<file path="flow/design.v">
module fp10 #(
    parameter HALF = 100          
)(
    input  wire clk_in,
    input  wire reset,
    output wire tick
);
    reg [22:0] counter;
    reg clk_out;
    always @(posedge clk_in or posedge reset) begin
        if (reset) begin
            counter <= 0;
            clk_out <= 0;
        end
        else if (counter == HALF - 1) begin
            counter <= 0;
            clk_out <= ~clk_out;
        end
        else begin
            counter <= counter + 1;
        end
    end
    assign tick = (counter == HALF - 1) && ~clk_out;
endmodule
module miao10(clk, reset, tick, cout, qout);
input clk, reset, tick;
output cout;
output reg [7:0] qout;
always@(posedge clk or posedge reset) begin
   if (reset)
      qout <= 0;
   else if (tick) begin
      if(qout == 4)
         qout <= 0;
      else
         qout <= qout + 1;
   end
end
assign cout = (qout == 4) ? 1 : 0;
endmodule
module miao(qout,reset,clk,tick,cin,secin1,cout);
input clk,reset,tick,cin;
input [7:0] secin1;
output reg[7:0] qout;
output cout;
always@(posedge clk or posedge reset)
begin
	if(reset) qout<=0;
	else if(tick && cin)
	begin
   if(qout==59) begin qout<=0;end
	        else qout<=qout+1;end
end
assign cout=((qout==59)&&(secin1==4))?1:0;
endmodule
module fen(qout,am,am_fall,reset,clk,tick,cin,cout,nout,secin,secin1,naozhong);
input clk,reset,tick,am,am_fall,cin,naozhong;
input [7:0] secin;
input [7:0] secin1;
output reg[7:0] qout;
output reg[7:0] nout;
output   cout;
always@(posedge clk or posedge reset)
begin
	if(reset) qout<=0;
	else if(tick&&(~naozhong)&&(~am||cin))
	begin
   if(qout==59) begin qout<=0;end
	        else qout<=qout+1;end
end
always@(posedge clk or posedge reset)
begin
	if(reset) nout<=0;
	else if(am_fall&&naozhong)
	begin
	if(nout==59) begin nout<=0;end
		     else nout<=nout+1;end
end
assign cout=((qout==59)&&(secin==59)&&(secin1==4))?1:0;
endmodule
module shi(qout,ah,ah_fall,reset,clk,tick,cin,naozhong,nout);
input clk,reset,tick,ah,ah_fall,cin,naozhong;
output reg[7:0] qout;
output reg[7:0] nout;
always@(posedge clk or posedge reset)
begin
	if(reset) qout<=0;
	else if(tick&&(~naozhong)&&(~ah||cin))
	begin
   if(qout==23) qout<=0;
	        else qout<=qout+1;end
end
always@(posedge clk or posedge reset)
begin
	if(reset) nout<=0;
	else if(ah_fall&&naozhong)
	begin
	if(nout==23) begin nout<=0;end
		     else nout<=nout+1;end
end
endmodule
module alarm(en,clk,tick,reset,cin,set,shi,daodian,min,miao);
input [7:0] shi;
input [7:0] min;
input [7:0] miao;
input reset,cin,clk,tick,en;
output reg[7:0] set;
output daodian;
always@(posedge clk or posedge reset)
begin
	if(reset) set<=0;
	else if(tick)
	begin
		if(set==23)
		set<=0;
		else if(~cin)
		set<=set+1;
	end
end
assign daodian=(en&&(min==8'b0)&&(miao < 10))?1:0;
endmodule
module naozhong(
    input wire [7:0] shi_nao,
    input wire [7:0] shi_date,
    input wire [7:0] fen_nao,
    input wire [7:0] fen_date,
    input wire switch, clk, reset, tick,
    input wire switch_rise,
    output reg audio
);
    reg en_reg;
    reg alarm_enabled;
    always @(posedge clk or posedge reset)
    begin
        if (reset)
            en_reg <= 0;
        else if (tick)
        begin
            if (switch)
            begin
                en_reg <= 1;
            end
            else
                en_reg <= 0;
        end
    end
    always @(posedge clk or posedge reset)
    begin
        if (reset)
            alarm_enabled <= 1;
        else if (switch_rise)
            alarm_enabled <= !alarm_enabled;
    end
    always @(posedge clk or posedge reset)
    begin
        if (reset)
            audio <= 0;
        else if (tick)
        begin
            if (alarm_enabled && en_reg && (shi_nao == shi_date)&&(fen_nao == fen_date))
                audio <= 1;
            else
                audio <= 0;
        end
    end
endmodule
module audio(
    input wire clk,            
    input wire reset,          
    input wire en,             
    output wire pwm_out        
);
    parameter C4 = 261;
    parameter D4 = 293;
    parameter E4 = 329;
    parameter F4 = 349;
    parameter G4 = 392;
    parameter A4 = 440;
    parameter B4 = 493;
    parameter E_DI = 82;
    parameter FS = 93;
    parameter CLK_FREQ = 50000;
    parameter LONG  = 2000;
    parameter SHORT = 1000;
    reg [31:0] counter;
    reg [31:0] pwm_duty_cycle;   
    reg [31:0] note_freq;
    reg [31:0] note_duration_counter;
    reg [3:0] note_index;   
    function [31:0] note_table;
        input [3:0] idx;
        case (idx)
            4'd0:  note_table = D4;
            4'd1:  note_table = G4;
            4'd2:  note_table = B4;
            4'd3:  note_table = G4;
            4'd4:  note_table = A4;
            4'd5:  note_table = D4;
            4'd6:  note_table = E4;
            4'd7:  note_table = B4;
            4'd8:  note_table = G4;
            4'd9:  note_table = E_DI;
            4'd10: note_table = D4;
            4'd11: note_table = B4;
            4'd12: note_table = G4;
            4'd13: note_table = E_DI;
            4'd14: note_table = B4;
            4'd15: note_table = FS;
            default: note_table = B4;
        endcase
    endfunction
    function [31:0] duration_table;
        input [3:0] idx;
        case (idx)
            4'd5, 4'd6: duration_table = SHORT;
            default:    duration_table = LONG;
        endcase
    endfunction
    always @(posedge clk or posedge reset) begin
        if (reset) begin
            counter <= 0;
            pwm_duty_cycle <= 0;
        end else if (en) begin
            if (counter >= CLK_FREQ / note_freq) begin
                counter <= 0;
                pwm_duty_cycle <= ~pwm_duty_cycle;
            end else begin
                counter <= counter + 1;
            end
        end
    end
    always @(posedge clk or posedge reset) begin
        if (reset) begin
            note_index <= 0;
            note_freq <= note_table(4'd0);
            note_duration_counter <= 0;
        end else if (en) begin
            if (note_duration_counter >= duration_table(note_index)) begin
                note_duration_counter <= 0;
                note_index <= (note_index + 1) % 8;   
                note_freq <= note_table(note_index);
            end else begin
                note_duration_counter <= note_duration_counter + 1;
            end
        end
    end
    assign pwm_out = pwm_duty_cycle;
endmodule
module bcd(
	input	[7:0]	bin_in,
	output	[9:0]	bcd_out
    );
reg [3:0] ones;
reg [3:0] tens;
reg [1:0] hundreds;
integer i;
always @(*) begin
	ones 		= 4'd0;
	tens 		= 4'd0;
	hundreds 	= 2'd0;
	for(i = 7; i >= 0; i = i - 1) begin
		if (ones >= 4'd5) 		ones = ones + 4'd3;
		if (tens >= 4'd5) 		tens = tens + 4'd3;
		if (hundreds >= 4'd5)	hundreds = hundreds + 4'd3;
		hundreds = {hundreds[0],tens[3]};
		tens	 = {tens[2:0],ones[3]};
		ones	 = {ones[2:0],bin_in[i]};
	end
end	
assign bcd_out = {hundreds, tens, ones};
endmodule
module display(qin,sig);
input[3:0] qin;
output reg [0:6]sig;
always@(qin)
begin case(qin)
4'd0:sig=7'b0000001;
4'd1:sig=7'b1001111;
4'd2:sig=7'b0010010;
4'd3:sig=7'b0000110;
4'd4:sig=7'b1001100;
4'd5:sig=7'b0100100;
4'd6:sig=7'b0100000;
4'd7:sig=7'b0001111;
4'd8:sig=7'b0000000;
4'd9:sig=7'b0000100;
default:sig=7'b0000001;
endcase
end 
endmodule 
module mux2to1 (
   input wire [7:0] a,    
	input wire [7:0] b, 	 
   input wire sel,  
   output wire [7:0] y   
);
    assign y = (sel) ? a : b;
endmodule
module shuzizhong(
    input wire clk1,         
    input wire reset,        
    input wire ah1,          
    input wire am1,          
    input wire alarm1,       
    input wire en,           
    input wire naozhong,     
    output wire [0:6] shi,       
    output wire [0:6] ge,        
    output wire [0:6] min_shi,   
    output wire [0:6] min_ge,    
    output wire [0:6] sec_shi,   
    output wire [0:6] sec_ge,    
    output wire daodian,     
    output wire audio        
);
    wire tick;               
    wire [7:0] bb, miao1, fen1, shi1, nao_fen, nao_shi, set1;
    wire cout10, cout_miao, cout_fen, ring;
    wire [7:0] y_shi, y_fen, y_miao;
    wire [9:0] out, fen, miao;
    fp10 a(.clk_in(clk1), .reset(reset), .tick(tick));
    reg ah_s, ah, am_s, am, alarm_s, alarm;
    always @(posedge clk1 or posedge reset) begin
        if (reset) begin
            ah_s <= 1; ah <= 1;
            am_s <= 1; am <= 1;
            alarm_s <= 0; alarm <= 0;
        end else if (tick) begin
            ah_s <= ah1; ah <= ah_s;
            am_s <= am1; am <= am_s;
            alarm_s <= alarm1; alarm <= alarm_s;
        end
    end
    wire ah_fall = tick && ah && ~ah_s;
    wire am_fall = tick && am && ~am_s;
    wire alarm_rise = tick && ~alarm && alarm_s;
    miao10 inst16(.clk(clk1), .reset(reset), .tick(tick), .cout(cout10), .qout(bb));
    miao inst20(.qout(miao1), .reset(reset), .clk(clk1), .tick(tick), .cin(cout10),
                .secin1(bb), .cout(cout_miao));
    fen inst24(.qout(fen1), .am(am), .am_fall(am_fall), .reset(reset), .clk(clk1), .tick(tick),
               .cin(cout_miao), .cout(cout_fen), .nout(nao_fen), .secin(miao1), .secin1(bb),
               .naozhong(naozhong));
    shi inst19(.qout(shi1), .ah(ah), .ah_fall(ah_fall), .reset(reset), .clk(clk1), .tick(tick),
               .cin(cout_fen), .naozhong(naozhong), .nout(nao_shi));
    alarm inst3(.en(en), .clk(clk1), .tick(tick), .reset(reset), .cin(alarm), .set(set1),
                .shi(shi1), .daodian(daodian), .min(fen1), .miao(miao1));
    naozhong inst6(.shi_nao(nao_shi), .shi_date(shi1), .fen_nao(nao_fen), .fen_date(fen1),
                   .switch(alarm), .clk(clk1), .reset(reset), .tick(tick),
                   .switch_rise(alarm_rise), .audio(ring));
    audio inst5(.clk(clk1), .reset(reset), .en(ring), .pwm_out(audio));
    mux2to1 nn(.a(nao_shi), .b(shi1), .sel(naozhong), .y(y_shi));
    mux2to1 mm(.a(nao_fen), .b(fen1), .sel(naozhong), .y(y_fen));
    mux2to1 jj(.a(8'd0), .b(miao1), .sel(naozhong), .y(y_miao));
    bcd inst4(.bin_in(y_shi), .bcd_out(out));
    bcd inst(.bin_in(y_fen), .bcd_out(fen));
    bcd inst9(.bin_in(y_miao), .bcd_out(miao));
    display inst1(.qin(out[7:4]), .sig(shi));
    display inst2(.qin(out[3:0]), .sig(ge));
    display inst10(.qin(fen[7:4]), .sig(min_shi));
    display inst11(.qin(fen[3:0]), .sig(min_ge));
    display inst12(.qin(miao[7:4]), .sig(sec_shi));
    display inst13(.qin(miao[3:0]), .sig(sec_ge));
endmodule
</file>
<file path="flow/run.sh">
#!/bin/bash
# the make line also repeats each setting of config.mk as NAME=value (left out here)
make -C /OpenROAD-flow-scripts/flow DESIGN_CONFIG=/design/flow/config.mk WORK_HOME=/design/flow/orfs CLKGATE_MAP_FILE= finish
</file>
<file path="flow/config.mk">
export PLATFORM = sky130hd
export DESIGN_NAME = shuzizhong
export DESIGN_NICKNAME = shuzizhong
export VERILOG_FILES = /design/flow/design.v
export SDC_FILE = /design/flow/constraint.sdc
export NUM_CORES = 4
export LEC_CHECK = 0
export CAP_MARGIN = 10
export CELL_PAD_IN_SITES_DETAIL_PLACEMENT = 2
export CORE_MARGIN = 3
export CORE_UTILIZATION = 18
export CTS_CLUSTER_DIAMETER = 92
export GPL_ROUTABILITY_DRIVEN = 0
export GPL_TIMING_DRIVEN = 0
export MAX_ROUTING_LAYER = met5
export MIN_ROUTING_LAYER = met2
export PLACE_DENSITY_LB_ADDON = 0.1
export SLEW_MARGIN = 20
</file>
<file path="flow/constraint.sdc">
create_clock -name core_clock -period 14.2 [get_ports {clk1}]
set_input_delay 2.8400 -clock core_clock [delete_from_list [all_inputs] [get_ports {clk1}]]
set_output_delay 2.8400 -clock core_clock [all_outputs]
set_load 0.01 [all_outputs]
</file>
==> impl_metrics.env, run 1 <==
# source this file to load flow results
export IMPL_status="complete, but fails checks"
export IMPL_so_faults="setup timing"
export IMPL_hold_viol=0
export IMPL_maxSlewViolCount=0
export IMPL_first_pass_iters=5
export IMPL_cts_made_buffers=17
export IMPL_ctsHoldBuffers=0
export IMPL_skew_ns=0.0142
export IMPL_crit_end="inst5.counter[8]"
export IMPL_grt_antenna_before_repair=0
export IMPL_min_delay_path_depth=1
export IMPL_critPathBufInv=12
export IMPL_p_switching_mw=0.242
export IMPL_ioPinCount=51
export IMPL_die_w_um=294
export IMPL_routed_wl_mm=54.5
export IMPL_cts_htree_levels=4
export IMPL_period_needed_ns=15.04
export IMPL_slowest_stage="dfstp_2"
export IMPL_finish_utilization_pct=24.4
export IMPL_path_class="flip-flop to flip-flop"
export IMPL_yosys_stat_area_um2=14900
export IMPL_ys_sh_xor_pct=8.97
export IMPL_peakVddDrop_mv=0.0757
export IMPL_initCoreUtil_pct=18.4
export IMPL_clkLatencyLatePin_ns=0.45
export IMPL_crit_arrival_ns=15.41
export IMPL_cts_sinks=156
export IMPL_p_seq_share_pct=46.2
export IMPL_drcViolationCount=0
export IMPL_worst_ep_required_time_ns=14.57
export IMPL_drv_cap=0
export IMPL_clock_power_share_pct=49.9
export IMPL_top_cell="nor2_1"
export IMPL_diodes=0
export IMPL_p_per_area_nw_per_um2=48.6
export IMPL_reg2reg_slack_ns=-0.84
export IMPL_r2r_start="inst5.note_freq[0]"
export IMPL_grt_pass1_vias=23800
export IMPL_grt_use_total_pct=18.7
export IMPL_comb_power_share_pct=3.9
export IMPL_syn_inst=1847
export IMPL_vias=19900
export IMPL_fp_nets=1999
export IMPL_path_max_fanout=10
export IMPL_cp_end_kind="flip-flop"
export IMPL_wire_per_inst_um=17.5
export IMPL_ant_nets=0
export IMPL_worstSetupStartpoint="inst5.note_freq[0]"
export IMPL_num_rows=104
export IMPL_power_leader="clock"
export IMPL_pg_comb_mw=0.0375
export IMPL_postSynthSeqShare_pct=26.2
export IMPL_yosysTopAreaCell="dfrtp_1"
export IMPL_path_delay_family="AND-OR/OR-AND gates"
export IMPL_min_delay_path_class="flip-flop to flip-flop"
export IMPL_clk_pin_slew_ns=0.07
export IMPL_ys_top_cells_by_count="nor2_1 (194), nand2_1 (190), dfrtp_1 (148)"
export IMPL_reg2reg_to="inst5.counter[8]"
export IMPL_synth_top_flop_cell="dfrtp_1"
export IMPL_synth_area_um2=14900
export IMPL_cts_tree="done"
export IMPL_hp_start="a.counter[0]"
export IMPL_ys_sh_adder_pct=12.3
export IMPL_slowest_delay_ns=0.53
export IMPL_avgSynthCellArea_um2=8.08
export IMPL_tightestPinTransition_ns=1.04
export IMPL_topCombFamilyByArea="simple AND/OR/NAND/NOR gates"
export IMPL_cp_common_cell="ha_4"
export IMPL_fin_setup_tns_ns=-24.84
export IMPL_ys_types=99
export IMPL_power_internal_mw=0.721
export IMPL_vias_per_cell=6.40
export IMPL_topCellsByArea="dfrtp_1 (25%), ha_1 (12%), xnor2_1 (6.0%)"
export IMPL_grt_max_degree=81
export IMPL_chipArea_um2=86400
export IMPL_async_flop_share_pct=100
export IMPL_sw_frac_of_total_pct=25.2
export IMPL_worst_hold_path_endpoint="a.counter[0]"
export IMPL_finalSetupViolCount=33
export IMPL_cp_num_cells=84
export IMPL_first_iter_violations=1465
export IMPL_fp_dieH_um=294
export IMPL_powerClk_mw=0.480
export IMPL_grt_pass1_wl_mm=86.9
export IMPL_clock_path_buffers=2
export IMPL_warnings=77
export IMPL_cts_root_buffer="clkbuf_16"
export IMPL_max_slew_margin_rel_pct=30.5
export IMPL_ys_sh_mux_pct=4.86
export IMPL_reg2reg_depth=84
export IMPL_setup_ws_ns=-0.838
export IMPL_area_delta_synth_final_pct=32.6
export IMPL_aoi_share_pct=20.1
export IMPL_synth_simple_gate_area_share_pct=23.8
export IMPL_hpwlAfterDp_mm=40.1
export IMPL_finalCritPeriodShare_pct=106
export IMPL_ys_seq_elements=156
export IMPL_yosys_stat_cells=1847
export IMPL_core_um2=81300
export IMPL_nets=2190
export IMPL_grt_overflow=0
export IMPL_yosysTopAreaCellShare_pct=24.8
export IMPL_yosysWarnings=11
export IMPL_port_buffers=49
export IMPL_seq_power_mw=0.445
export IMPL_max_freq_mhz=66.5
export IMPL_leakagePower_nw=8.21
export IMPL_start_kind="flip-flop"
export IMPL_rsz0062_at_grt="true"
export IMPL_edf_count=0
[layout make-up]
| cell class | count | area, um2 |
|---|---|---|
| multi-input combinational | 1550 | 11700 |
| clock inverter | 14 | 160 |
| timing repair buffer | 175 | 1540 |
| fill | 9217 | 61500 |
| buffer | 48 | 363 |
| tap | 1060 | 1330 |
| sequential | 156 | 3920 |
| inverter | 90 | 415 |
| clock buffer | 18 | 429 |
[repair_timing]
action | CTS | global route
cloned | 6 | 0
hold endpoints to repair | 0 | 0
buffers inserted | 89 | 32
pin swaps | 86 | 51
resized | 152 | 95
endpoints found under the setup margin | 47 | 47
[routing by layer]
layer  vias up  global-route usage, %  share of wire, %
met5         -                   1.22              0.14
met4         4                   1.56               1.6
met3       123                   26.7                42
met2      5655                   22.5                56
met1      7178                      -                 0
li1       6965                      -                 -
[per-stage QoR]
stage	setup slack [ns]	cell area (um2)	hold WS (ns)	std cells	total power, mW
2_1_floorplan	-0.0769	15300	0.446	1847	0.474
4_1_cts	-1.15	19200	0.487	3082	0.977
5_1_grt	-1.69	19800	0.504	3111	1.01
3_5_place_dp	-3.83	17200	0.472	2958	0.492
6_report	-0.838	19800	0.485	3111	0.963
3_3_place_gp	-3.54	17100	0.459	2956	0.490
==> run 2, diff against run 1 <==
- CAP_MARGIN: 10 -> 5
- CELL_PAD_IN_SITES_DETAIL_PLACEMENT: 2 -> 0
- CORE_MARGIN: 3 -> 2
- CORE_UTILIZATION: 18 -> 71
- CTS_CLUSTER_DIAMETER: 92 -> 377
- GPL_ROUTABILITY_DRIVEN: 0 -> unset
- GPL_TIMING_DRIVEN: 0 -> unset
- HOLD_SLACK_MARGIN: unset -> 0.03
- MIN_ROUTING_LAYER: met2 -> unset
- PLACE_DENSITY_LB_ADDON: 0.1 -> unset
- SETUP_SLACK_MARGIN: unset -> 3.54
- TNS_END_PERCENT: unset -> 5
- clock period: 14.2 -> 12.4 ns (I/O delays scaled with it)
==> impl_metrics.env, run 2 <==
# source this file to load flow results
export IMPL_synth_area_um2=14900
export IMPL_num_rows=53
export IMPL_topCombFamilyByArea="simple AND/OR/NAND/NOR gates"
export IMPL_cts_made_buffers=17
export IMPL_port_buffers=50
export IMPL_syn_inst=1847
export IMPL_postSynthSeqShare_pct=26.2
export IMPL_topCellsByArea="dfrtp_1 (25%), ha_1 (12%), xnor2_1 (6.0%)"
export IMPL_clock_path_buffers=2
export IMPL_cts_sinks=156
export IMPL_ys_seq_elements=156
export IMPL_gp_congestion=0.932
export IMPL_fp_dieH_um=149
export IMPL_avgSynthCellArea_um2=8.08
export IMPL_grt_use_total_pct=67.4
export IMPL_fp_nets=1999
export IMPL_chipArea_um2=22200
export IMPL_ys_sh_mux_pct=4.86
export IMPL_ys_top_cells_by_count="nor2_1 (194), nand2_1 (190), dfrtp_1 (148)"
export IMPL_top_cell="nor2_1"
export IMPL_yosysTopAreaCellShare_pct=24.8
export IMPL_ys_sh_xor_pct=8.97
export IMPL_initCoreUtil_pct=71.7
export IMPL_hpwlAfterDp_mm=31.0
export IMPL_ioPinCount=51
export IMPL_grt_overflow=2
export IMPL_synth_top_flop_cell="dfrtp_1"
export IMPL_dp_slack_ns=-1.78
export IMPL_failed_stage="global routing (5_1_grt)"
export IMPL_yosysTopAreaCell="dfrtp_1"
export IMPL_yosysWarnings=11
export IMPL_yosys_stat_cells=1847
export IMPL_yosys_stat_area_um2=14900
export IMPL_die_w_um=149
export IMPL_core_um2=20800
export IMPL_ctsHoldBuffers=0
export IMPL_aoi_share_pct=20.1
export IMPL_edf_count=0
export IMPL_ys_types=99
export IMPL_cts_root_buffer="clkbuf_16"
export IMPL_async_flop_share_pct=100
export IMPL_cts_htree_levels=4
export IMPL_status="aborted with a tool error"
export IMPL_synth_simple_gate_area_share_pct=23.8
export IMPL_stop_error="[ERROR GRT-0116] Global routing finished with congestion. Check the congestion regions in the DRC Viewer."
export IMPL_ys_sh_adder_pct=12.3
-- run 2: timing repair --
item	CTS
gates cloned	4
setup buffers	41
pin swaps	139
endpoints found under the setup margin	75
resized	403
-- run 2: metrics by stage --
stage / TNS [ns] / std cells / instance area (um2)
CTS: -42.75 / 2444 / 19800
detailed placement: -54.90 / 2367 / 17700
floorplan: -59.05 / 1847 / 15300
global placement: -33.61 / 2367 / 17700
-- run 2: layer usage --
layer	track usage (%)	overflow
met1	66.8	0
met5	4.09	0
met2	92.1	2
met4	70.5	0
met3	41.9	0
==> run 3, diff against run 2 <==
- CORE_UTILIZATION: 71 -> 72
- HOLD_SLACK_MARGIN: 0.03 -> -0.06
- SETUP_SLACK_MARGIN: 3.54 -> -1.2
- TNS_END_PERCENT: 5 -> unset
==> impl_metrics.env, run 3 <==
# source this file to load flow results
export IMPL_grt_overflow=0
export IMPL_hp_start="ah"
export IMPL_met2_length_mm=23.7
export IMPL_die_w_um=148
export IMPL_fp_nets=1999
export IMPL_fp_dieH_um=148
export IMPL_worstSetupStartpoint="inst5.note_freq[4]"
export IMPL_syn_inst=1847
export IMPL_peakVddDrop_mv=0.0952
export IMPL_sw_frac_of_total_pct=23.3
export IMPL_clock_power_share_pct=50.4
export IMPL_seq_power_mw=0.510
export IMPL_routed_wl_mm=47.8
export IMPL_grt_use_total_pct=42.4
export IMPL_cp_common_cell="nand2_1"
export IMPL_slowest_stage="dfrtp_2"
export IMPL_p_per_area_nw_per_um2=60.2
export IMPL_edf_count=0
export IMPL_leakagePower_nw=8.54
export IMPL_hold_viol=0
export IMPL_maxSlewViolCount=0
export IMPL_status="complete, but fails checks"
export IMPL_start_kind="flip-flop"
export IMPL_chipArea_um2=21900
export IMPL_cp_end_kind="flip-flop"
export IMPL_yosysTopAreaCell="dfrtp_1"
export IMPL_cts_htree_levels=4
export IMPL_topCombFamilyByArea="simple AND/OR/NAND/NOR gates"
export IMPL_first_iter_violations=1657
export IMPL_async_flop_share_pct=100
export IMPL_drcViolationCount=0
export IMPL_pg_comb_mw=0.0395
export IMPL_path_max_fanout=11
export IMPL_aoi_share_pct=20.1
export IMPL_ctsHoldBuffers=0
export IMPL_grt_pass1_vias=15800
export IMPL_dp_slack_ns=-1.70
export IMPL_tightestPinTransition_ns=1.02
export IMPL_min_delay_path_depth=2
export IMPL_max_slew_margin_rel_pct=31.0
export IMPL_ys_sh_mux_pct=4.86
export IMPL_yosysWarnings=11
export IMPL_drv_cap=0
export IMPL_grt_pass1_wl_mm=76.0
export IMPL_min_delay_path_class="flip-flop to flip-flop"
export IMPL_cts_tree="done"
export IMPL_diodes=0
export IMPL_ys_seq_elements=156
export IMPL_cp_num_cells=85
export IMPL_area_delta_synth_final_pct=23.2
export IMPL_power_leader="clock"
export IMPL_ys_sh_adder_pct=12.3
export IMPL_worst_hold_path_endpoint="ah"
export IMPL_synth_area_um2=14900
export IMPL_clk_pin_slew_ns=0.07
export IMPL_vias=16200
export IMPL_route_met3_wl_mm=3.76
export IMPL_synth_simple_gate_area_share_pct=23.8
export IMPL_reg2reg_to="inst5.counter[2]"
export IMPL_vias_per_cell=6.75
export IMPL_ys_sh_xor_pct=8.97
export IMPL_worst_ep_required_time_ns=12.72
export IMPL_total_power_mw=1.11
export IMPL_yosysTopAreaCellShare_pct=24.8
export IMPL_core_um2=20300
export IMPL_avgSynthCellArea_um2=8.08
export IMPL_yosys_stat_area_um2=14900
export IMPL_comb_power_share_pct=3.6
export IMPL_p_switching_mw=0.258
export IMPL_path_class="flip-flop to flip-flop"
export IMPL_postSynthSeqShare_pct=26.2
export IMPL_path_delay_family="AND-OR/OR-AND gates"
export IMPL_cts_made_buffers=17
export IMPL_finalSetupViolCount=36
export IMPL_cts_root_buffer="clkbuf_16"
export IMPL_reg2reg_depth=85
export IMPL_topCellsByArea="dfrtp_1 (25%), ha_1 (12%), xnor2_1 (6.0%)"
export IMPL_rsz0062_at_grt="true"
export IMPL_yosys_stat_cells=1847
export IMPL_grt_max_degree=92
export IMPL_finalCritPeriodShare_pct=115
export IMPL_setup_ws_ns=-1.83
export IMPL_warnings=80
export IMPL_dp_cells=2358
export IMPL_max_freq_mhz=70.3
export IMPL_hpwlAfterDp_mm=31.7
export IMPL_ys_top_cells_by_count="nor2_1 (194), nand2_1 (190), dfrtp_1 (148)"
export IMPL_top_layer="met4"
export IMPL_initCoreUtil_pct=73.6
export IMPL_grt_antenna_before_repair=0
export IMPL_gp_congestion=0.959
export IMPL_ys_types=99
export IMPL_synth_top_flop_cell="dfrtp_1"
export IMPL_skew_ns=0.0154
export IMPL_ioPinCount=51
export IMPL_met1Wirelength_mm=17.1
export IMPL_slowest_delay_ns=0.48
export IMPL_wire_per_inst_um=19.9
export IMPL_num_rows=52
export IMPL_so_faults="setup timing"
export IMPL_reg2reg_slack_ns=-1.83
export IMPL_clkLatencyLatePin_ns=0.44
export IMPL_ant_nets=0
export IMPL_final_cells=2398
export IMPL_crit_arrival_ns=14.55
export IMPL_nets=2267
export IMPL_crit_end="inst5.counter[2]"
export IMPL_top_cell="nor2_1"
export IMPL_r2r_start="inst5.note_freq[4]"
export IMPL_period_needed_ns=14.23
export IMPL_p_seq_share_pct=46.0
export IMPL_port_buffers=50
export IMPL_cts_sinks=156
export IMPL_power_internal_mw=0.849
export IMPL_clock_path_buffers=2
export IMPL_critPathBufInv=8
export IMPL_finish_utilization_pct=90.6
export IMPL_powerClk_mw=0.558
export IMPL_first_pass_iters=9
==> run 3: stage by stage <==
| stage | setup TNS [ns] | instance area [um2] | hold slack (ns) |
|---|---|---|---|
| after global placement | -34.02 | 17600 | 0.455 |
| final | -56.53 | 18400 | 0.473 |
| after CTS | -51.44 | 18300 | 0.474 |
| after global routing | -96.24 | 18400 | 0.491 |
| after detailed placement | -52.40 | 17600 | 0.466 |
| after floorplan | -58.85 | 15300 | 0.446 |
==> run 3: metal layers <==
metal	GRT usage, %	up-vias
met1	48.3	7608
met3	5.56	318
li1	-	7205
met4	24.6	0
met5	0	-
met2	76.3	1048
==> run 3: area by class of cell <==
cell class / count / area [um2]
Timing Repair Buffer: 299 / 2370
Clock buffer: 21 / 450
Multi-Input combinational cell: 1551 / 10800
Clock inverter: 11 / 158
Fill cell: 914 / 1900
Sequential cell: 156 / 3920
Inverter: 90 / 355
Tap cell: 270 / 338
==> run 3: timing repair <==
item                       4_1_cts  5_1_grt
setup buffers                    3        3
cloned                           1        2
setup endpoints to repair       33       33
gates resized                    5       10
pin swaps                        7       12
==> run 4, diff against run 3 <==
- CAP_MARGIN: 5 -> 30
- CELL_PAD_IN_SITES_DETAIL_PLACEMENT: 0 -> 2
- CORE_MARGIN: 2 -> 3
- CORE_UTILIZATION: 72 -> 18
- CTS_CLUSTER_DIAMETER: 377 -> 237
- CTS_CLUSTER_SIZE: unset -> 98
- HOLD_SLACK_MARGIN: -0.06 -> 0.03
- PLACE_DENSITY: unset -> 0.47
- SETUP_SLACK_MARGIN: -1.2 -> unset
- clock period: 12.4 -> 33.0 ns (I/O delays scaled with it)
==> impl_metrics.env, run 4 <==
# source this file to load flow results
export IMPL_status="no timing/DRC/antenna violations"
export IMPL_cts_root_buffer="clkbuf_16"
export IMPL_top_cell="nor2_1"
export IMPL_num_rows=104
export IMPL_worst_hold_path_endpoint="ah"
export IMPL_yosys_stat_cells=1847
export IMPL_period_needed_ns=20.54
export IMPL_ant_nets=0
export IMPL_topCellsByArea="dfrtp_1 (25%), ha_1 (12%), xnor2_1 (6.0%)"
export IMPL_p_seq_share_pct=45.4
export IMPL_min_delay_path_class="flip-flop to flip-flop"
export IMPL_worstSetupStartpoint="naozhong"
export IMPL_ys_seq_elements=156
export IMPL_grt_overflow=0
export IMPL_power_internal_mw=0.314
export IMPL_path_max_fanout=36
export IMPL_reg2reg_slack_ns=13.41
export IMPL_ys_types=99
export IMPL_p_switching_mw=0.108
export IMPL_postSynthSeqShare_pct=26.2
export IMPL_total_power_mw=0.421
export IMPL_clock_path_buffers=2
export IMPL_cp_num_cells=27
export IMPL_yosysTopAreaCellShare_pct=24.8
export IMPL_ys_sh_adder_pct=12.3
export IMPL_ioPinCount=51
export IMPL_grt_use_total_pct=10.9
export IMPL_drcViolationCount=0
export IMPL_wire_per_inst_um=15.6
export IMPL_cts_sinks=156
export IMPL_synth_top_flop_cell="dfrtp_1"
export IMPL_area_delta_synth_final_pct=16.0
export IMPL_grt_pass1_wl_mm=78.1
export IMPL_ys_top_cells_by_count="nor2_1 (194), nand2_1 (190), dfrtp_1 (148)"
export IMPL_met1Wirelength_mm=21.9
export IMPL_clkLatencyLatePin_ns=0.48
export IMPL_r2r_start="inst5.note_freq[3]"
export IMPL_crit_end="sec_ge[4]"
export IMPL_path_class="input port to primary output"
export IMPL_holdWs_ns=0.478
export IMPL_comb_power_share_pct=3.8
export IMPL_first_iter_violations=651
export IMPL_tightestPinTransition_ns=0.825
export IMPL_avgSynthCellArea_um2=8.08
export IMPL_seq_power_mw=0.191
export IMPL_slowest_stage="mux2i_1"
export IMPL_grt_max_degree=91
export IMPL_port_buffers=50
export IMPL_warnings=74
export IMPL_finalSetupViolCount=0
export IMPL_gp_congestion=0.812
export IMPL_yosysTopAreaCell="dfrtp_1"
export IMPL_max_freq_mhz=48.7
export IMPL_grt_antenna_before_repair=0
export IMPL_skew_ns=0.0142
export IMPL_min_delay_path_depth=2
export IMPL_leakagePower_nw=7.41
export IMPL_grt_pass1_vias=14800
export IMPL_ys_sh_mux_pct=4.86
export IMPL_chipArea_um2=86400
export IMPL_diodes=0
export IMPL_nets=2029
export IMPL_cts_tree="done"
export IMPL_met2_length_mm=22.6
export IMPL_hold_viol=0
export IMPL_edf_count=0
export IMPL_max_slew_margin_rel_pct=44.8
export IMPL_finalCritPeriodShare_pct=62.3
export IMPL_top_layer="met4"
export IMPL_yosys_stat_area_um2=14900
export IMPL_critPathBufInv=4
export IMPL_crit_arrival_ns=13.94
export IMPL_finish_utilization_pct=21.3
export IMPL_finalInstanceArea_um2=17300
export IMPL_fillers=9363
export IMPL_fp_dieH_um=294
export IMPL_ys_sh_xor_pct=8.97
export IMPL_cts_resized=0
export IMPL_sw_frac_of_total_pct=25.6
export IMPL_async_flop_share_pct=100
export IMPL_clk_pin_slew_ns=0.07
export IMPL_path_delay_family="AND-OR/OR-AND gates"
export IMPL_die_w_um=294
export IMPL_cp_end_kind="primary output"
export IMPL_fp_nets=1999
export IMPL_hpwlAfterDp_mm=35.6
export IMPL_dp_slack_ns=12.42
export IMPL_peakVddDrop_mv=0.0366
export IMPL_maxSlewViolCount=0
export IMPL_topCombFamilyByArea="simple AND/OR/NAND/NOR gates"
export IMPL_rsz0062_at_grt="false"
export IMPL_powerClk_mw=0.214
export IMPL_ctsHoldBuffers=0
export IMPL_final_cells=2950
export IMPL_p_per_area_nw_per_um2=24.3
export IMPL_postCtsSetupBuffers=0
export IMPL_drv_cap=0
export IMPL_worst_ep_required_time_ns=26.40
export IMPL_cts_htree_levels=4
export IMPL_cts_made_buffers=17
export IMPL_pg_comb_mw=0.0159
export IMPL_core_um2=81300
export IMPL_reg2reg_depth=77
export IMPL_syn_inst=1847
export IMPL_slowest_delay_ns=0.67
export IMPL_start_kind="input port"
export IMPL_power_leader="clock"
export IMPL_reg2reg_to="inst5.pwm_duty_cycle[0]"
export IMPL_routed_wl_mm=46.0
export IMPL_aoi_share_pct=20.1
export IMPL_hp_start="ah_s"
export IMPL_fin_setup_tns_ns=0
export IMPL_yosysWarnings=11
export IMPL_dpl_cell_area_um2=16600
export IMPL_vias=13700
export IMPL_dp_cells=2916
export IMPL_clock_power_share_pct=50.8
export IMPL_first_pass_iters=5
export IMPL_vias_per_cell=4.64
export IMPL_setup_ws_ns=12.46
export IMPL_synth_simple_gate_area_share_pct=23.8
export IMPL_synth_area_um2=14900
export IMPL_route_met3_wl_um=982
export IMPL_initCoreUtil_pct=18.4
==> run 4: cell type report <==
| cell class | count | area [um2] | share of cell area, % |
|---|---|---|---|
| well taps | 1060 | 1330 | 7.66 |
| inverters | 90 | 345 | 1.99 |
| multi-input cells | 1548 | 10500 | 60.4 |
| flip-flops and latches | 156 | 3910 | 22.6 |
| repair buffers | 64 | 646 | 3.73 |
| clock buffers | 17 | 425 | 2.46 |
| clock inverters | 15 | 199 | 1.15 |
==> run 4: metal layers <==
layer / vias to the layer above / track usage [%]
li1: 6697 / -
met2: 116 / 19.1
met5: - / 0
met4: 0 / 2.82
met3: 30 / 1.82
met1: 6838 / 13.9
==> run 5, diff against run 4 <==
- ABC_AREA: unset -> 1
- CAP_MARGIN: 30 -> 20
- CELL_PAD_IN_SITES_DETAIL_PLACEMENT: 2 -> unset
- CORE_MARGIN: 3 -> 2
- CORE_UTILIZATION: 18 -> 70
- CTS_CLUSTER_DIAMETER: 237 -> 195
- CTS_CLUSTER_SIZE: 98 -> 75
- HOLD_SLACK_MARGIN: 0.03 -> 0.29
- MAX_ROUTING_LAYER: met5 -> unset
- PLACE_DENSITY: 0.47 -> unset
- SETUP_SLACK_MARGIN: unset -> -0.82
- clock period: 33.0 -> 10.7 ns (I/O delays scaled with it)
==> impl_metrics.env, run 5 <==
# source this file to load flow results
export IMPL_status="complete, but fails checks"
export IMPL_so_faults="setup timing"
export IMPL_skew_ns=0.0127
export IMPL_max_freq_mhz=83.0
export IMPL_tightestPinTransition_ns=1.03
export IMPL_hpwlAfterDp_mm=32.3
export IMPL_topCellsByArea="dfrtp_1 (24%), nand2_1 (12%), ha_1 (12%)"
export IMPL_core_um2=21700
export IMPL_seq_power_mw=0.598
export IMPL_min_delay_path_depth=1
export IMPL_synth_top_flop_cell="dfrtp_1"
export IMPL_peakVddDrop_mv=0.114
export IMPL_leakagePower_nw=10.5
export IMPL_ys_types=58
export IMPL_worst_ep_required_time_ns=11.07
export IMPL_reg2reg_slack_ns=-1.35
export IMPL_total_power_mw=1.80
export IMPL_clkLatencyLatePin_ns=0.45
export IMPL_syn_inst=2306
export IMPL_cp_end_kind="flip-flop"
export IMPL_cts_root_buffer="clkbuf_16"
export IMPL_yosys_stat_cells=2306
export IMPL_synth_area_um2=15400
export IMPL_fillers=962
export IMPL_avgSynthCellArea_um2=6.67
export IMPL_yosysWarnings=11
export IMPL_gp_congestion=0.951
export IMPL_routed_wl_mm=54.8
export IMPL_comb_power_share_pct=31.3
export IMPL_finalCritPeriodShare_pct=113
export IMPL_final_comb_area_um2=10500
export IMPL_async_flop_share_pct=100
export IMPL_cp_common_cell="nand2_2"
export IMPL_start_kind="flip-flop"
export IMPL_yosysTopAreaCell="dfrtp_1"
export IMPL_maxSlewViolCount=0
export IMPL_ys_sh_adder_pct=11.8
export IMPL_worst_hold_path_endpoint="inst16.qout[2]"
export IMPL_fp_nets=2458
export IMPL_dp_slack_ns=-0.912
export IMPL_wire_per_inst_um=18.7
export IMPL_grt_pass1_vias=16300
export IMPL_cts_made_buffers=17
export IMPL_ioPinCount=51
export IMPL_edf_count=0
export IMPL_clock_power_share_pct=35.5
export IMPL_yosys_stat_area_um2=15400
export IMPL_reg2reg_depth=94
export IMPL_ys_sh_xor_pct=5.35
export IMPL_ant_nets=0
export IMPL_slowest_delay_ns=0.45
export IMPL_power_leader="clock"
export IMPL_critPathBufInv=17
export IMPL_r2r_start="inst5.note_freq[3]"
export IMPL_path_delay_family="simple AND/OR/NAND/NOR gates"
export IMPL_yosysTopAreaCellShare_pct=24.1
export IMPL_path_class="flip-flop to flip-flop"
export IMPL_num_rows=54
export IMPL_port_buffers=50
export IMPL_clk_pin_slew_ns=0.07
export IMPL_grt_antenna_before_repair=3
export IMPL_aoi_share_pct=11.5
export IMPL_area_delta_synth_final_pct=28.9
export IMPL_grt_pass1_wl_mm=75.3
export IMPL_vias_per_cell=6.14
export IMPL_power_internal_mw=1.17
export IMPL_hp_start="inst16.qout[2]"
export IMPL_pg_comb_mw=0.564
export IMPL_die_w_um=152
export IMPL_worstSetupStartpoint="inst5.note_freq[3]"
export IMPL_ys_sh_mux_pct=0.0650
export IMPL_clock_path_buffers=2
export IMPL_max_slew_margin_rel_pct=30.7
export IMPL_hold_viol=0
export IMPL_vias=18000
export IMPL_p_seq_share_pct=33.2
export IMPL_min_delay_path_class="flip-flop to flip-flop"
export IMPL_cts_sinks=156
export IMPL_synth_simple_gate_area_share_pct=33.3
export IMPL_grt_overflow=0
export IMPL_crit_end="inst5.counter[5]"
export IMPL_drcViolationCount=0
export IMPL_topCombFamilyByArea="simple AND/OR/NAND/NOR gates"
export IMPL_nets=2787
export IMPL_cp_num_cells=94
export IMPL_chipArea_um2=23200
export IMPL_ys_seq_elements=156
export IMPL_postSynthSeqShare_pct=25.4
export IMPL_powerClk_mw=0.638
export IMPL_reg2reg_to="inst5.counter[5]"
export IMPL_path_max_fanout=8
export IMPL_drv_cap=0
export IMPL_first_iter_violations=2571
export IMPL_cts_tree="done"
export IMPL_period_needed_ns=12.05
export IMPL_first_pass_iters=19
export IMPL_p_per_area_nw_per_um2=90.7
export IMPL_p_switching_mw=0.628
export IMPL_sw_frac_of_total_pct=34.9
export IMPL_cts_htree_levels=4
export IMPL_finalSetupViolCount=30
export IMPL_initCoreUtil_pct=71.0
export IMPL_warnings=77
export IMPL_flop_area_um2=3920
export IMPL_grt_max_degree=80
export IMPL_crit_arrival_ns=12.42
export IMPL_top_cell="nand2_1"
export IMPL_setup_ws_ns=-1.35
export IMPL_slowest_stage="dfrtp_2"
export IMPL_fp_dieH_um=152
export IMPL_ctsHoldBuffers=0
export IMPL_ys_top_cells_by_count="nand2_1 (487), inv_1 (446), nor2_1 (255)"
export IMPL_rsz0062_at_grt="true"
export IMPL_grt_use_total_pct=38.7
[run 5: layer usage]
metal	vias to the layer above	wire length (um)	global-route usage (%)
met5	-	45	0
met4	2	3780	14.9
met3	404	6110	6.26
met2	1371	25400	67.3
met1	8196	19500	48.3
li1	8021	-	-
[run 5: layout make-up]
type,count,share of cell area (%)
Sequential cell,156,19.7
Antenna cell,1,0.0126
Timing Repair inverter,1,0.0315
Tap cell,280,1.77
Multi-Input combinational cell,1658,52.8
Clock inverter,15,0.895
Clock buffer,17,2.14
Inverter,468,9.26
Timing Repair Buffer,333,13.4
[run 5: what timing repair did]
item                                    CTS  global route
pin swaps                                 1            85
cloned                                    0             3
endpoints found under the setup margin    8            32
resized                                   4           219
buffers inserted                          1            54
[run 5: through the flow]
stage | hold slack (ns) | std cells | TNS [ns] | utilization (%) | area (um2)
floorplan | 0.423 | 2306 | -7.49 | - | 15600
global placement | 0.442 | 2846 | -2.91 | 83.1 | 18000
finish | 0.464 | 2929 | -15.64 | 91.5 | 19800
CTS | 0.462 | 2879 | -13.80 | 86.0 | 18600
global route | 0.474 | 2928 | -42.68 | 91.5 | 19800
detailed placement | 0.446 | 2846 | -11.22 | 83.1 | 18000
==> run 6, diff against run 5 <==
- ABC_AREA: 1 -> unset
- CAP_MARGIN: 20 -> 30
- CELL_PAD_IN_SITES_DETAIL_PLACEMENT: unset -> 0
- CELL_PAD_IN_SITES_GLOBAL_PLACEMENT: unset -> 2
- CORE_MARGIN: 2 -> 3
- CORE_UTILIZATION: 70 -> 45
- CTS_CLUSTER_DIAMETER: 195 -> 393
- CTS_CLUSTER_SIZE: 75 -> 62
- HOLD_SLACK_MARGIN: 0.29 -> 0.03
- MAX_ROUTING_LAYER: unset -> met5
- PLACE_DENSITY_LB_ADDON: unset -> 0.1
- SETUP_SLACK_MARGIN: -0.82 -> unset
- TNS_END_PERCENT: unset -> 15
- clock period: 10.7 -> 33.0 ns (I/O delays scaled with it)
==> impl_metrics.env, run 6 <==
# source this file to load flow results
export IMPL_tightestPinTransition_ns=0.799
export IMPL_crit_end="ge[4]"
export IMPL_num_rows=66
export IMPL_slowest_stage="mux2i_1"
export IMPL_grt_antenna_before_repair=0
export IMPL_rsz0062_at_grt="false"
export IMPL_final_cells=2328
export IMPL_ys_seq_elements=156
export IMPL_r2r_start="inst5.note_freq[3]"
export IMPL_clock_path_buffers=2
export IMPL_cts_sinks=156
export IMPL_core_um2=32600
export IMPL_postCtsSetupBuffers=0
export IMPL_chipArea_um2=35400
export IMPL_cts_htree_levels=4
export IMPL_hpwlAfterDp_mm=26.8
export IMPL_slowest_delay_ns=0.63
export IMPL_maxSlewViolCount=0
export IMPL_grt_pass1_wl_mm=61.1
export IMPL_avgSynthCellArea_um2=8.08
export IMPL_worst_hold_path_endpoint="inst5.pwm_duty_cycle[0]"
export IMPL_peakVddDrop_mv=0.0385
export IMPL_synth_simple_gate_area_share_pct=23.8
export IMPL_grt_max_degree=78
export IMPL_path_class="input port to primary output"
export IMPL_yosysTopAreaCell="dfrtp_1"
export IMPL_max_slew_margin_rel_pct=46.3
export IMPL_cp_num_cells=28
export IMPL_drv_cap=0
export IMPL_status="no timing/DRC/antenna violations"
export IMPL_ioPinCount=51
export IMPL_area_delta_synth_final_pct=10.7
export IMPL_postSynthSeqShare_pct=26.2
export IMPL_top_cell="nor2_1"
export IMPL_vias=13100
export IMPL_hold_viol=0
export IMPL_wire_per_inst_um=15.1
export IMPL_fp_dieH_um=188
export IMPL_fp_nets=1999
export IMPL_ys_sh_mux_pct=4.86
export IMPL_ys_top_cells_by_count="nor2_1 (194), nand2_1 (190), dfrtp_1 (148)"
export IMPL_comb_power_share_pct=3.5
export IMPL_initCoreUtil_pct=45.8
export IMPL_ctsHoldBuffers=0
export IMPL_ant_nets=0
export IMPL_reg2reg_slack_ns=13.62
export IMPL_period_needed_ns=20.16
export IMPL_hp_start="inst5.pwm_duty_cycle[0]"
export IMPL_synth_area_um2=14900
export IMPL_min_delay_path_depth=1
export IMPL_leakagePower_nw=7.39
export IMPL_reg2reg_depth=79
export IMPL_ys_sh_adder_pct=12.3
export IMPL_drcViolationCount=0
export IMPL_dp_cells=2296
export IMPL_power_internal_mw=0.334
export IMPL_path_delay_family="buffers and inverters"
export IMPL_first_iter_violations=687
export IMPL_finalSetupViolCount=0
export IMPL_gp_congestion=0.835
export IMPL_p_seq_share_pct=45.1
export IMPL_nets=2025
export IMPL_first_pass_iters=5
export IMPL_path_max_fanout=36
export IMPL_yosys_stat_area_um2=14900
export IMPL_cp_common_cell="ha_1"
export IMPL_p_per_area_nw_per_um2=25.7
export IMPL_aoi_share_pct=20.1
export IMPL_cts_tree="done"
export IMPL_diodes=0
export IMPL_async_flop_share_pct=100
export IMPL_port_buffers=50
export IMPL_topCellsByArea="dfrtp_1 (25%), ha_1 (12%), xnor2_1 (6.0%)"
export IMPL_skew_ns=0.0141
export IMPL_syn_inst=1847
export IMPL_grt_use_total_pct=20.1
export IMPL_sw_frac_of_total_pct=21.4
export IMPL_seq_power_mw=0.192
export IMPL_cts_resized=0
export IMPL_die_w_um=188
export IMPL_yosys_stat_cells=1847
export IMPL_powerClk_mw=0.218
export IMPL_pg_comb_mw=0.0147
export IMPL_critPathBufInv=5
export IMPL_finalCritPeriodShare_pct=61.1
export IMPL_power_leader="clock"
export IMPL_synth_top_flop_cell="dfrtp_1"
export IMPL_cp_end_kind="primary output"
export IMPL_clock_power_share_pct=51.4
export IMPL_yosysTopAreaCellShare_pct=24.8
export IMPL_grt_overflow=0
export IMPL_crit_arrival_ns=13.56
export IMPL_p_switching_mw=0.0907
export IMPL_fin_setup_tns_ns=0
export IMPL_clk_pin_slew_ns=0.06
export IMPL_routed_wl_mm=35.2
export IMPL_grt_pass1_vias=12600
export IMPL_topCombFamilyByArea="simple AND/OR/NAND/NOR gates"
export IMPL_cts_root_buffer="clkbuf_16"
export IMPL_clkLatencyLatePin_ns=0.42
export IMPL_worst_ep_required_time_ns=26.40
export IMPL_edf_count=0
export IMPL_cts_made_buffers=17
export IMPL_vias_per_cell=5.64
export IMPL_warnings=74
export IMPL_min_delay_path_class="flip-flop to flip-flop"
export IMPL_reg2reg_to="inst5.pwm_duty_cycle[0]"
export IMPL_start_kind="input port"
export IMPL_max_freq_mhz=49.6
export IMPL_yosysWarnings=11
export IMPL_worstSetupStartpoint="naozhong"
export IMPL_ys_types=99
export IMPL_ys_sh_xor_pct=8.97
[run 6: layer usage]
| metal | part of all wire (%) | vias up | GRT usage (%) |
|---|---|---|---|
| li1 | - | 6698 | - |
| met1 | 48 | 6245 | 27.3 |
| met2 | 48 | 159 | 34.5 |
| met3 | 2.2 | 28 | 2.56 |
| met4 | 1.2 | 0 | 4.07 |
| met5 | 0 | - | 0 |
[run 6: cell type report]
cell class | count | area, um2
fillers | 3147 | 16100
multi-input cells | 1548 | 10500
flip-flops and latches | 156 | 3910
repair buffers | 60 | 596
well taps | 442 | 553
clock buffers | 18 | 439
inverters | 90 | 345
clock inverters | 14 | 216
[run 6: stage by stage]
step	area (um2)	setup slack [ns]	total power [mW]	hold slack (ns)	util [%]
finish	16500	12.84	0.425	0.466	50.6
floorplan	14900	13.51	0.204	0.446	-
global route	16500	11.76	0.440	0.486	50.6
CTS	16500	12.83	0.430	0.473	50.6
detailed placement	15900	12.85	0.210	0.462	48.6
global placement	15800	13.14	0.210	0.455	48.6
==> run 7, diff against run 6 <==
- CAP_MARGIN: 30 -> 20
- CELL_PAD_IN_SITES_DETAIL_PLACEMENT: 0 -> unset
- CORE_MARGIN: 3 -> 2
- CORE_UTILIZATION: 45 -> 40
- CTS_CLUSTER_DIAMETER: 393 -> unset
- CTS_CLUSTER_SIZE: 62 -> unset
- GPL_TIMING_DRIVEN: unset -> 0
- HOLD_SLACK_MARGIN: 0.03 -> unset
- MAX_ROUTING_LAYER: met5 -> unset
- PLACE_DENSITY_LB_ADDON: 0.1 -> unset
- TNS_END_PERCENT: 15 -> unset
- clock period: 33.0 -> 25.0 ns (I/O delays scaled with it)
==> impl_metrics.env, run 7 <==
# source this file to load flow results
export IMPL_ioPinCount=51
export IMPL_yosysTopAreaCell="dfrtp_1"
export IMPL_grt_overflow=0
export IMPL_comb_power_share_pct=3.4
export IMPL_reg2reg_depth=85
export IMPL_num_rows=70
export IMPL_grt_use_total_pct=20.2
export IMPL_grt_antenna_before_repair=0
export IMPL_cts_tree="done"
export IMPL_warnings=76
export IMPL_skew_ns=0.00947
export IMPL_period_needed_ns=20.12
export IMPL_port_buffers=49
export IMPL_first_pass_iters=5
export IMPL_vias_per_cell=5.54
export IMPL_max_slew_margin_rel_pct=31.8
export IMPL_tightestPinTransition_ns=1.01
export IMPL_ys_types=99
export IMPL_postCtsSetupBuffers=0
export IMPL_worst_hold_path_endpoint="inst5.pwm_duty_cycle[0]"
export IMPL_power_leader="clock"
export IMPL_chipArea_um2=38900
export IMPL_postSynthSeqShare_pct=26.2
export IMPL_sw_frac_of_total_pct=21.7
export IMPL_hold_viol=0
export IMPL_clk_pin_slew_ns=0.07
export IMPL_ant_nets=0
export IMPL_slowest_stage="o21ai_0"
export IMPL_path_max_fanout=10
export IMPL_reg2reg_slack_ns=4.88
export IMPL_grt_pass1_vias=12900
export IMPL_clock_power_share_pct=52.4
export IMPL_cp_common_cell="ha_1"
export IMPL_grt_max_degree=96
export IMPL_slowest_delay_ns=0.66
export IMPL_power_internal_mw=0.449
export IMPL_top_cell="nor2_1"
export IMPL_leakagePower_nw=7.44
export IMPL_topCombFamilyByArea="simple AND/OR/NAND/NOR gates"
export IMPL_ctsHoldBuffers=0
export IMPL_path_delay_family="AND-OR/OR-AND gates"
export IMPL_p_per_area_nw_per_um2=34.3
export IMPL_ys_sh_xor_pct=8.97
export IMPL_ys_top_cells_by_count="nor2_1 (194), nand2_1 (190), dfrtp_1 (148)"
export IMPL_grt_pass1_wl_mm=64.9
export IMPL_start_kind="flip-flop"
export IMPL_initCoreUtil_pct=40.7
export IMPL_topCellsByArea="dfrtp_1 (25%), ha_1 (12%), xnor2_1 (6.0%)"
export IMPL_rsz0062_at_grt="false"
export IMPL_worstSetupStartpoint="inst5.note_freq[4]"
export IMPL_cts_sinks=156
export IMPL_synth_top_flop_cell="dfrtp_1"
export IMPL_cts_resized=0
export IMPL_area_delta_synth_final_pct=12.1
export IMPL_yosysWarnings=11
export IMPL_seq_power_mw=0.253
export IMPL_clock_path_buffers=2
export IMPL_crit_end="inst5.counter[21]"
export IMPL_gp_congestion=0.827
export IMPL_cp_num_cells=85
export IMPL_clkLatencyLatePin_ns=0.44
export IMPL_p_seq_share_pct=44.1
export IMPL_async_flop_share_pct=100
export IMPL_core_um2=36700
export IMPL_max_freq_mhz=49.7
export IMPL_finalCritPeriodShare_pct=80.5
export IMPL_synth_simple_gate_area_share_pct=23.8
export IMPL_p_switching_mw=0.125
export IMPL_ys_sh_mux_pct=4.86
export IMPL_diodes=0
export IMPL_crit_arrival_ns=20.49
export IMPL_edf_count=0
export IMPL_avgSynthCellArea_um2=8.08
export IMPL_yosysTopAreaCellShare_pct=24.8
export IMPL_cts_root_buffer="clkbuf_16"
export IMPL_drv_cap=0
export IMPL_ys_sh_adder_pct=12.3
export IMPL_peakVddDrop_mv=0.0552
export IMPL_yosys_stat_cells=1847
export IMPL_synth_area_um2=14900
export IMPL_path_class="flip-flop to flip-flop"
export IMPL_maxSlewViolCount=0
export IMPL_ys_seq_elements=156
export IMPL_first_iter_violations=513
export IMPL_fin_setup_tns_ns=0
export IMPL_aoi_share_pct=20.1
export IMPL_die_w_um=197
export IMPL_hpwlAfterDp_mm=29.3
export IMPL_yosys_stat_area_um2=14900
export IMPL_status="no timing/DRC/antenna violations"
export IMPL_cts_htree_levels=4
export IMPL_vias=13300
export IMPL_fp_dieH_um=197
export IMPL_wire_per_inst_um=15.9
export IMPL_cts_made_buffers=17
export IMPL_fp_nets=1999
export IMPL_finalSetupViolCount=0
export IMPL_worst_ep_required_time_ns=25.36
export IMPL_syn_inst=1847
export IMPL_routed_wl_mm=38.1
export IMPL_pg_comb_mw=0.0197
export IMPL_hp_start="inst5.pwm_duty_cycle[0]"
export IMPL_min_delay_path_depth=1
export IMPL_r2r_start="inst5.note_freq[4]"
export IMPL_drcViolationCount=0
export IMPL_fillers=3718
export IMPL_cp_end_kind="flip-flop"
export IMPL_min_delay_path_class="flip-flop to flip-flop"
export IMPL_critPathBufInv=14
export IMPL_nets=2069
export IMPL_reg2reg_to="inst5.counter[21]"
export IMPL_powerClk_mw=0.301
export IMPL_finish_utilization_pct=45.6
[run 7: area by class of cell]
cell class | count | area (um2) | area share, %
multi-input combinational | 1548 | 10500 | 62.5
sequential | 156 | 3910 | 23.4
tap | 468 | 586 | 3.50
timing repair buffer | 51 | 526 | 3.14
clock buffer | 19 | 433 | 2.59
inverter | 90 | 348 | 2.08
clock inverter | 13 | 236 | 1.41
buffer | 53 | 225 | 1.35
[run 7: through the flow]
stage               worst slack [ns]  hold WS (ns)  power [mW]  instances  instance area (um2)
finish                          4.88         0.466       0.573       2398                16700
CTS                             4.88         0.474       0.582       2398                16700
global route                    3.10         0.490       0.593       2398                16700
detailed placement              4.96         0.463       0.278       2366                16100
floorplan                       8.71         0.446       0.269       1847                14900
global placement                5.04         0.455       0.277       2364                16000
[run 7: per-layer routing]
layer | share of wire [%] | vias to the layer above | global-route usage [%]
met5 | 0 | - | 0
li1 | - | 6805 | -
met1 | 49 | 6271 | 26.7
met3 | 1.9 | 53 | 2.39
met2 | 47 | 163 | 34.6
met4 | 2.2 | 0 | 6.38
==> run 8, diff against run 7 <==
- ABC_AREA: unset -> 1
- CELL_PAD_IN_SITES_GLOBAL_PLACEMENT: 2 -> unset
- CORE_UTILIZATION: 40 -> 61
- CTS_CLUSTER_DIAMETER: unset -> 398
- CTS_CLUSTER_SIZE: unset -> 100
- GPL_TIMING_DRIVEN: 0 -> unset
- HOLD_SLACK_MARGIN: unset -> -0.08
- SETUP_SLACK_MARGIN: unset -> 5.0
==> impl_metrics.env, run 8 <==
# source this file to load flow results
export IMPL_initCoreUtil_pct=61.7
export IMPL_core_um2=25000
export IMPL_topCombFamilyByArea="simple AND/OR/NAND/NOR gates"
export IMPL_hpwlAfterDp_mm=26.9
export IMPL_final_cells=2696
export IMPL_grt_pass1_vias=13300
export IMPL_worst_ep_required_time_ns=20.00
export IMPL_cts_made_buffers=17
export IMPL_wire_per_inst_um=12.9
export IMPL_synth_area_um2=15400
export IMPL_pg_comb_mw=0.230
export IMPL_holdWs_ns=0.461
export IMPL_ant_nets=0
export IMPL_critPathBufInv=11
export IMPL_setup_ws_ns=8.05
export IMPL_yosys_stat_area_um2=15400
export IMPL_fp_nets=2458
export IMPL_die_w_um=163
export IMPL_tightestPinTransition_ns=1.13
export IMPL_topCellsByArea="dfrtp_1 (24%), nand2_1 (12%), ha_1 (12%)"
export IMPL_cts_htree_levels=4
export IMPL_comb_power_share_pct=30.6
export IMPL_crit_end="sec_shi[1]"
export IMPL_reg2reg_depth=92
export IMPL_clkLatencyLatePin_ns=0.44
export IMPL_hold_viol=0
export IMPL_p_switching_mw=0.259
export IMPL_ctsHoldBuffers=0
export IMPL_diodes=0
export IMPL_vias_per_cell=5.26
export IMPL_dpl_cell_area_um2=16200
export IMPL_start_kind="input port"
export IMPL_synth_simple_gate_area_share_pct=33.3
export IMPL_cts_resized=0
export IMPL_maxSlewViolCount=0
export IMPL_grt_use_total_pct=27.3
export IMPL_dp_cells=2663
export IMPL_first_pass_iters=5
export IMPL_period_needed_ns=16.95
export IMPL_clk_pin_slew_ns=0.07
export IMPL_grt_max_degree=82
export IMPL_avgSynthCellArea_um2=6.67
export IMPL_slowest_stage="clkdlybuf4s50_1"
export IMPL_grt_antenna_before_repair=0
export IMPL_ys_sh_adder_pct=11.8
export IMPL_route_met3_wl_mm=1.31
export IMPL_cp_num_cells=34
export IMPL_port_buffers=50
export IMPL_crit_arrival_ns=11.95
export IMPL_nets=2505
export IMPL_leakagePower_nw=9.10
export IMPL_path_max_fanout=40
export IMPL_total_power_mw=0.753
export IMPL_num_rows=58
export IMPL_postCtsSetupBuffers=0
export IMPL_aoi_share_pct=11.5
export IMPL_clock_power_share_pct=35.5
export IMPL_gp_congestion=0.913
export IMPL_synth_top_flop_cell="dfrtp_1"
export IMPL_routed_wl_mm=34.9
export IMPL_async_flop_share_pct=100
export IMPL_cp_common_cell="inv_1"
export IMPL_r2r_start="inst5.note_freq[0]"
export IMPL_area_delta_synth_final_pct=9.24
export IMPL_ys_seq_elements=156
export IMPL_cts_tree="done"
export IMPL_cp_end_kind="primary output"
export IMPL_sw_frac_of_total_pct=34.4
export IMPL_top_layer="met4"
export IMPL_finish_utilization_pct=67.4
export IMPL_postSynthSeqShare_pct=25.4
export IMPL_rsz0062_at_grt="false"
export IMPL_yosysTopAreaCellShare_pct=24.1
export IMPL_hp_start="inst16.qout[2]"
export IMPL_ys_top_cells_by_count="nand2_1 (487), inv_1 (446), nor2_1 (255)"
export IMPL_min_delay_path_class="flip-flop to flip-flop"
export IMPL_seq_power_mw=0.255
export IMPL_powerClk_mw=0.267
export IMPL_cts_root_buffer="clkbuf_16"
export IMPL_status="no timing/DRC/antenna violations"
export IMPL_slowest_delay_ns=0.57
export IMPL_worst_hold_path_endpoint="inst16.qout[2]"
export IMPL_drcViolationCount=0
export IMPL_drv_cap=0
export IMPL_yosysWarnings=11
export IMPL_min_delay_path_depth=1
export IMPL_reg2reg_slack_ns=9.77
export IMPL_edf_count=0
export IMPL_top_cell="nand2_1"
export IMPL_finalInstanceArea_um2=16800
export IMPL_grt_overflow=0
export IMPL_syn_inst=2306
export IMPL_chipArea_um2=26500
export IMPL_peakVddDrop_mv=0.0742
export IMPL_path_class="input port to primary output"
export IMPL_max_slew_margin_rel_pct=24.5
export IMPL_first_iter_violations=1139
export IMPL_skew_ns=0.0129
export IMPL_vias=14200
export IMPL_max_freq_mhz=59.0
export IMPL_fp_dieH_um=163
export IMPL_ys_types=58
export IMPL_ys_sh_mux_pct=0.0650
export IMPL_fin_setup_tns_ns=0
export IMPL_met2_length_mm=15.6
export IMPL_warnings=76
export IMPL_ioPinCount=51
export IMPL_dp_slack_ns=8.14
export IMPL_power_internal_mw=0.494
export IMPL_finalSetupViolCount=0
export IMPL_finalCritPeriodShare_pct=67.8
export IMPL_cts_sinks=156
export IMPL_grt_pass1_wl_mm=60.5
export IMPL_yosysTopAreaCell="dfrtp_1"
export IMPL_p_per_area_nw_per_um2=44.8
export IMPL_yosys_stat_cells=2306
export IMPL_power_leader="clock"
export IMPL_clock_path_buffers=2
export IMPL_path_delay_family="buffers and inverters"
export IMPL_reg2reg_to="inst5.counter[5]"
export IMPL_met1Wirelength_mm=17.6
export IMPL_worstSetupStartpoint="naozhong"
export IMPL_ys_sh_xor_pct=5.35
export IMPL_p_seq_share_pct=33.9
## run 8: cell type report
cell class	instances	area (um2)
Fill cell	2232	8150
Clock buffer	17	425
Multi-Input combinational cell	1656	9550
Tap cell	330	413
Inverter	468	1770
Timing Repair Buffer	54	551
Clock inverter	15	188
Sequential cell	156	3920
## run 8: routing by layer
| metal | vias up | GRT usage, % |
|---|---|---|
| met1 | 6437 | 38.4 |
| met2 | 249 | 45.0 |
| met5 | - | 0 |
| met4 | 0 | 5.47 |
| met3 | 30 | 3.67 |
| li1 | 7454 | - |
==> run 9, diff against run 8 <==
- ABC_AREA: 1 -> unset
- CELL_PAD_IN_SITES_GLOBAL_PLACEMENT: unset -> 3
- CORE_UTILIZATION: 61 -> 25
- CTS_CLUSTER_DIAMETER: 398 -> 378
- TNS_END_PERCENT: unset -> 10
==> impl_metrics.env, run 9 <==
# source this file to load flow results
export IMPL_nets=2031
export IMPL_pg_comb_mw=0.0194
export IMPL_slowest_stage="ha_2"
export IMPL_grt_use_total_pct=14.5
export IMPL_core_um2=59000
export IMPL_postSynthSeqShare_pct=26.2
export IMPL_slowest_delay_ns=0.49
export IMPL_yosys_stat_cells=1847
export IMPL_critPathBufInv=6
export IMPL_async_flop_share_pct=100
export IMPL_reg2reg_slack_ns=7.01
export IMPL_grt_overflow=0
export IMPL_power_internal_mw=0.413
export IMPL_topCombFamilyByArea="simple AND/OR/NAND/NOR gates"
export IMPL_dp_cells=2626
export IMPL_ys_seq_elements=156
export IMPL_yosysTopAreaCellShare_pct=24.8
export IMPL_wire_per_inst_um=16.3
export IMPL_syn_inst=1847
export IMPL_routed_wl_mm=43.4
export IMPL_min_delay_path_depth=2
export IMPL_vias_per_cell=4.97
export IMPL_worst_ep_required_time_ns=25.34
export IMPL_synth_simple_gate_area_share_pct=23.8
export IMPL_leakagePower_nw=7.39
export IMPL_ctsHoldBuffers=0
export IMPL_finalSetupViolCount=0
export IMPL_aoi_share_pct=20.1
export IMPL_powerClk_mw=0.279
export IMPL_drv_cap=0
export IMPL_ys_sh_mux_pct=4.86
export IMPL_power_leader="clock"
export IMPL_yosys_stat_area_um2=14900
export IMPL_cts_root_buffer="clkbuf_16"
export IMPL_warnings=74
export IMPL_p_per_area_nw_per_um2=32.5
export IMPL_yosysWarnings=11
export IMPL_p_seq_share_pct=45.8
export IMPL_avgSynthCellArea_um2=8.08
export IMPL_clkLatencyLatePin_ns=0.48
export IMPL_clock_path_buffers=2
export IMPL_topCellsByArea="dfrtp_1 (25%), ha_1 (12%), xnor2_1 (6.0%)"
export IMPL_diodes=0
export IMPL_dpl_cell_area_um2=16200
export IMPL_synth_top_flop_cell="dfrtp_1"
export IMPL_fin_setup_tns_ns=0
export IMPL_ant_nets=0
export IMPL_seq_power_mw=0.253
export IMPL_drcViolationCount=0
export IMPL_worst_hold_path_endpoint="am"
export IMPL_cp_common_cell="ha_1"
export IMPL_fp_dieH_um=248
export IMPL_ys_sh_adder_pct=12.3
export IMPL_die_w_um=248
export IMPL_reg2reg_depth=78
export IMPL_top_cell="nor2_1"
export IMPL_yosysTopAreaCell="dfrtp_1"
export IMPL_r2r_start="inst5.note_freq[3]"
export IMPL_first_iter_violations=676
export IMPL_ys_types=99
export IMPL_cts_sinks=156
export IMPL_rsz0062_at_grt="false"
export IMPL_initCoreUtil_pct=25.3
export IMPL_cts_made_buffers=17
export IMPL_finalCritPeriodShare_pct=72.0
export IMPL_edf_count=0
export IMPL_path_delay_family="AND-OR/OR-AND gates"
export IMPL_period_needed_ns=17.99
export IMPL_clock_power_share_pct=50.6
export IMPL_grt_pass1_vias=13200
export IMPL_port_buffers=50
export IMPL_total_power_mw=0.551
export IMPL_clk_pin_slew_ns=0.07
export IMPL_crit_end="inst5.pwm_duty_cycle[0]"
export IMPL_holdWs_ns=0.474
export IMPL_cts_tree="done"
export IMPL_cp_num_cells=78
export IMPL_grt_max_degree=85
export IMPL_chipArea_um2=61700
export IMPL_area_delta_synth_final_pct=13.5
export IMPL_grt_pass1_wl_mm=71.3
export IMPL_first_pass_iters=5
export IMPL_crit_arrival_ns=18.33
export IMPL_finalInstanceArea_um2=16900
export IMPL_grt_antenna_before_repair=0
export IMPL_gp_congestion=0.758
export IMPL_hp_start="am_s"
export IMPL_p_switching_mw=0.138
export IMPL_fp_nets=1999
export IMPL_num_rows=89
export IMPL_reg2reg_to="inst5.pwm_duty_cycle[0]"
export IMPL_hpwlAfterDp_mm=33.6
export IMPL_sw_frac_of_total_pct=25.1
export IMPL_synth_area_um2=14900
export IMPL_cp_end_kind="flip-flop"
export IMPL_path_class="flip-flop to flip-flop"
export IMPL_status="no timing/DRC/antenna violations"
export IMPL_min_delay_path_class="flip-flop to flip-flop"
export IMPL_max_slew_margin_rel_pct=36.2
export IMPL_max_freq_mhz=55.6
export IMPL_ys_sh_xor_pct=8.97
export IMPL_vias=13200
export IMPL_ioPinCount=51
export IMPL_worstSetupStartpoint="inst5.note_freq[3]"
export IMPL_ys_top_cells_by_count="nor2_1 (194), nand2_1 (190), dfrtp_1 (148)"
export IMPL_maxSlewViolCount=0
export IMPL_hold_viol=0
export IMPL_peakVddDrop_mv=0.0510
export IMPL_final_cells=2665
export IMPL_path_max_fanout=28
export IMPL_comb_power_share_pct=3.5
export IMPL_cts_htree_levels=4
export IMPL_start_kind="flip-flop"
export IMPL_skew_ns=0.0233
export IMPL_tightestPinTransition_ns=0.957
[run 9: final cells by class]
class | instances | area, um2
clock buffer | 18 | 439
clock inverter | 14 | 175
fill | 6359 | 42100
inverter | 90 | 353
multi-input combinational | 1548 | 10500
sequential | 156 | 3910
tap | 773 | 967
timing repair buffer | 66 | 616
[run 9: repair_timing]
| item | in CTS | in global routing |
|---|---|---|
| setup buffers | 0 | 7 |
| setup endpoints to repair | 0 | 33 |
| endpoints found under the hold margin | 0 | 0 |
| resized | 0 | 9 |
[run 9: metrics by stage]
stage / setup WS (ns) / util (%)
finish: 7.01 / 28.7
detailed placement: 5.49 / 27.5
floorplan: 8.71 / -
global route: 5.02 / 28.7
global placement: 6.03 / 27.5
CTS: 5.40 / 28.6
[run 9: routing by layer]
metal / vias to the layer above / global-route usage, % / wire [um]
met2: 148 / 23.8 / 20400
li1: 6717 / - / -
met5: - / 0 / 0
met3: 41 / 2.35 / 928
met4: 0 / 4.31 / 788
met1: 6332 / 19.5 / 21300
Power and IR drop assume default switching activity.
